Design mdc, start of the top module:
module mdc (clk, rst_n, start, A, B, out, done);
input clk, rst_n, start;
input [7:0] A, B;
output reg [7:0] out;
output reg done;
reg [1:0] state;
reg [7:0] A_aux, B_aux;
localparam IDLE = 2'b00;
localparam SUBTRACT = 2'b01;
localparam FINISHED = 2'b10;
always @(posedge clk or negedge rst_n) begin
    if (!rst_n) begin
        state <= IDLE;
        out <= 0;
        done <= 0;
    end else begin
        done <= 0;
        case (state)
            IDLE: begin
                state <= IDLE;
                if (start) begin
                    state <= SUBTRACT;
                    A_aux <= A;
                    B_aux <= B;
                end
            end
            SUBTRACT: begin
                state <= SUBTRACT;
                if (A_aux > B_aux)
                    A_aux <= A_aux - B_aux;
                else if (B_aux > A_aux)
                    B_aux <= B_aux - A_aux;
                else
                    state <= FINISHED;
            end
            FINISHED: begin
                state <= IDLE;
                done <= 1;
                out <= A_aux;
            end
            default: state <= IDLE;
        endcase
    end
end
endmodule
make LEC_CHECK=0 CAP_MARGIN=0 CELL_PAD_IN_SITES_GLOBAL_PLACEMENT=2 CORE_ASPECT_RATIO=0.71 CORE_MARGIN=2 CORE_UTILIZATION=49 CTS_BUF_LIST=sky130_fd_sc_hd__clkbuf_16 CTS_CLUSTER_SIZE=88 GPL_ROUTABILITY_DRIVEN=0 GPL_TIMING_DRIVEN=0 HOLD_SLACK_MARGIN=0.02 MAX_ROUTING_LAYER=met4 MIN_ROUTING_LAYER=met2 PLACE_DENSITY=0.84 SETUP_SLACK_MARGIN=0.37 SLEW_MARGIN=20 finish   # period 1.58 ns
run.sh (not shown) runs the stock make flow with config.mk's settings and CLKGATE_MAP_FILE=.
The first run failed in 3_3_place_gp.
==> next run, changes <==
==> flow/config.mk (replaced) <==
export PLATFORM = sky130hd
export DESIGN_NAME = mdc
export DESIGN_NICKNAME = mdc
export VERILOG_FILES = /design/flow/design.v
export SDC_FILE = /design/flow/constraint.sdc
export NUM_CORES = 4
export LEC_CHECK = 0
export CAP_MARGIN = 20
export CORE_MARGIN = 2
export CORE_UTILIZATION = 40
export CTS_BUF_LIST = sky130_fd_sc_hd__clkbuf_16
export SLEW_MARGIN = 20
==> flow/constraint.sdc (replaced) <==
create_clock -name core_clock -period 4.0 [get_ports {clk}]
set_input_delay 0.8000 -clock core_clock [delete_from_list [all_inputs] [get_ports {clk}]]
set_output_delay 0.8000 -clock core_clock [all_outputs]
set_load 0.01 [all_outputs]
- The changed run ran to the end with no violations
- die size goes up by about a fifth
- synthesized cell count stays the same
- synthesized area stays the same
==> next run, changes <==
--- a/flow/config.mk
+++ b/flow/config.mk
@@ -9,4 +9,5 @@
 export CORE_MARGIN = 2
-export CORE_UTILIZATION = 40
+export CORE_UTILIZATION = 43
 export CTS_BUF_LIST = sky130_fd_sc_hd__clkbuf_16
+export HOLD_SLACK_MARGIN = 0.23
 export SLEW_MARGIN = 20
The new run passed the timing, design-rule and antenna checks. Flip-flop count is unchanged. Die area fell by about 7%. Power goes down by 3.8%. Routed wire length shrinks by 1.0%. Area after synthesis stays the same. Global-route usage is higher by 1.6 points. Synthesized cell count stays the same.
==> next run, changes <==
--- a/flow/config.mk
+++ b/flow/config.mk
@@ -7,7 +7,10 @@
 export LEC_CHECK = 0
-export CAP_MARGIN = 20
-export CORE_MARGIN = 2
+export CAP_MARGIN = 15
+export CORE_MARGIN = 10
 export CORE_UTILIZATION = 43
 export CTS_BUF_LIST = sky130_fd_sc_hd__clkbuf_16
+export GPL_ROUTABILITY_DRIVEN = 0
 export HOLD_SLACK_MARGIN = 0.23
-export SLEW_MARGIN = 20
+export PLACE_DENSITY_LB_ADDON = 0.1
+export SLEW_MARGIN = 15
+export TNS_END_PERCENT = 40
What happened:
- global-route usage came out lower by 6.3 points
- maximum frequency came out lower slightly
- total power came out higher slightly
- cell count stays the same
- via count came out higher slightly
- setup slack is worse by 0.019 ns
- sequential share of layout area stays the same
- non-clock buffer count stays the same
==> next run, changes <==
==> flow/config.mk (replaced) <==
export PLATFORM = sky130hd
export DESIGN_NAME = mdc
export DESIGN_NICKNAME = mdc
export VERILOG_FILES = /design/flow/design.v
export SDC_FILE = /design/flow/constraint.sdc
export NUM_CORES = 4
export LEC_CHECK = 0
export CAP_MARGIN = 20
export CORE_ASPECT_RATIO = 0.5
export CORE_MARGIN = 8
export CORE_UTILIZATION = 40
export CTS_BUF_LIST = sky130_fd_sc_hd__clkbuf_16
export CTS_CLUSTER_DIAMETER = 388
export CTS_CLUSTER_SIZE = 100
export SLEW_MARGIN = 20
export TNS_END_PERCENT = 10
=>
- The changed run passed the timing, design-rule and antenna checks
- clock skew went up by 0.0037 ns
- synthesized cell count is unchanged
- power rises slightly

* * *

== job 785 ==
The RTL this note starts from:
==> flow/design.v <==
module mdc (clk, rst_n, start, A, B, out, done);
input clk, rst_n, start;
input [7:0] A, B;
output reg [7:0] out;
output reg done;
reg [1:0] state;
reg [7:0] A_aux, B_aux;
localparam IDLE = 2'b00;
localparam SUBTRACT = 2'b01;
localparam FINISHED = 2'b10;
always @(posedge clk or negedge rst_n) begin
    if (!rst_n) begin
        state <= IDLE;
        out <= 0;
        done <= 0;
    end else begin
        done <= 0;
        case (state)
            IDLE: begin
                state <= IDLE;
                if (start) begin
                    state <= SUBTRACT;
                    A_aux <= A;
                    B_aux <= B;
                end
            end
            SUBTRACT: begin
                state <= SUBTRACT;
                if (A_aux > B_aux)
                    A_aux <= A_aux - B_aux;
                else if (B_aux > A_aux)
                    B_aux <= B_aux - A_aux;
                else
                    state <= FINISHED;
            end
            FINISHED: begin
                state <= IDLE;
                done <= 1;
                out <= A_aux;
            end
            default: state <= IDLE;
        endcase
    end
end
endmodule
==> flow/config.mk <==
export PLATFORM = sky130hd
export DESIGN_NAME = mdc
export DESIGN_NICKNAME = mdc
export VERILOG_FILES = /design/flow/design.v
export SDC_FILE = /design/flow/constraint.sdc
export NUM_CORES = 4
export LEC_CHECK = 0
export ABC_AREA = 1
export CAP_MARGIN = 40
export CORE_MARGIN = 2
export CORE_UTILIZATION = 72
export CTS_BUF_LIST = sky130_fd_sc_hd__clkbuf_16
export CTS_CLUSTER_SIZE = 15
export GPL_TIMING_DRIVEN = 1
export HOLD_SLACK_MARGIN = 0.24
export PLACE_DENSITY = 0.82
export SETUP_SLACK_MARGIN = -0.13
export SLEW_MARGIN = 20
==> flow/constraint.sdc <==
create_clock -name core_clock -period 2.07 [get_ports {clk}]
set_input_delay 0.4140 -clock core_clock [delete_from_list [all_inputs] [get_ports {clk}]]
set_output_delay 0.4140 -clock core_clock [all_outputs]
set_load 0.01 [all_outputs]
Status(job 785) = ERROR, stage = global routing (5_1_grt)
Setup changes, job 785 to job 2973
# job 785
export LEC_CHECK = 0
export ABC_AREA = 1
export CAP_MARGIN = 40
export CORE_MARGIN = 2
export CORE_UTILIZATION = 72
export CTS_BUF_LIST = sky130_fd_sc_hd__clkbuf_16
export CTS_CLUSTER_SIZE = 15
export GPL_TIMING_DRIVEN = 1
export HOLD_SLACK_MARGIN = 0.24
export PLACE_DENSITY = 0.82
export SETUP_SLACK_MARGIN = -0.13
export SLEW_MARGIN = 20
create_clock -name core_clock -period 2.07 [get_ports {clk}]
# job 2973
export LEC_CHECK = 0
export CAP_MARGIN = 40
export CORE_MARGIN = 2
export CORE_UTILIZATION = 66
export CTS_BUF_LIST = sky130_fd_sc_hd__clkbuf_16
export SLEW_MARGIN = 20
create_clock -name core_clock -period 2.17 [get_ports {clk}]
Notes after the runs:
- The run showing the greater final RePlAce weighted congestion is job 2973.
- The post-synthesis adder-cell area fraction in job 2973 sits 0.59 points below the value recorded for job 785.
- Note that the instance tally after logic synthesis recorded for job 2973 amounts to 0.833 times the value seen in job 785.
- Die area (job 785 / job 2973): 0.883
- Higher mean instance size in the synthesized netlist goes to job 2973 over job 785.
- Job 2973 — share of synthesized cell area in and-or and or-and compound cells 13 points higher, job 785 as reference
- Job 2973 did not finish; the tool stopped in clock tree synthesis (4_1_cts) with error DPL-0033.
- Across both runs, summed instance area of the synthesized netlist was higher for job 2973 than for job 785.
Inputs modified between job 2973 and job 2754:
# job 2973
export LEC_CHECK = 0
export CAP_MARGIN = 40
export CORE_MARGIN = 2
export CORE_UTILIZATION = 66
export CTS_BUF_LIST = sky130_fd_sc_hd__clkbuf_16
export SLEW_MARGIN = 20
create_clock -name core_clock -period 2.17 [get_ports {clk}]
# job 2754
export LEC_CHECK = 0
export ABC_AREA = 1
export CAP_MARGIN = 20
export CORE_ASPECT_RATIO = 1.32
export CORE_MARGIN = 2
export CORE_UTILIZATION = 69
export CTS_BUF_LIST = sky130_fd_sc_hd__clkbuf_16
export SETUP_SLACK_MARGIN = -0.12
export SLEW_MARGIN = 20
create_clock -name core_clock -period 2.17 [get_ports {clk}]
==> comparison <==
- Nothing crashed in job 2754 and all stages finished; the problem is that the final layout failed, the offending checks being setup timing.
- Job 2754 against job 2973: fraction of the yosys area taken by sequential cells picked up an extra 1.9 points, adder and majority cell fraction of the synthesized area went up 0.59 points.
- Note that the number of nets produced by synthesis recorded for job 2973 amounts to 0.855 times the value seen in job 2754.
- Pre-placement core utilization: job 2754 and job 2973 compared, lower one is job 2973
- Going from job 2973 to job 2754, yosys stat chip area went down 91 sq um, area of the core went down about 8%.
The inputs of job 4811 differ from those of job 2754 as listed below.
# job 2754
export LEC_CHECK = 0
export ABC_AREA = 1
export CAP_MARGIN = 20
export CORE_ASPECT_RATIO = 1.32
export CORE_MARGIN = 2
export CORE_UTILIZATION = 69
export CTS_BUF_LIST = sky130_fd_sc_hd__clkbuf_16
export SETUP_SLACK_MARGIN = -0.12
export SLEW_MARGIN = 20
create_clock -name core_clock -period 2.17 [get_ports {clk}]
# job 4811
export LEC_CHECK = 0
export CAP_MARGIN = 20
export CORE_MARGIN = 2
export CORE_UTILIZATION = 59
export CTS_BUF_LIST = sky130_fd_sc_hd__clkbuf_16
export SLEW_MARGIN = 20
create_clock -name core_clock -period 1.86 [get_ports {clk}]
[summary]
Job 4811 | ERROR | global routing (5_1_grt). NOTE post-synthesis cell type count job 2754->job 4811 increased by more than half. Job 4811 vs. job 2754: starting density of the core shrank by 13 points; share of cell area taken by muxes after synthesis grew by 5.7 points; area of the mapped netlist grew by 4.8%; synthesized cell count shrank by about 17%.
Power is estimated from default activity; no workload was simulated.
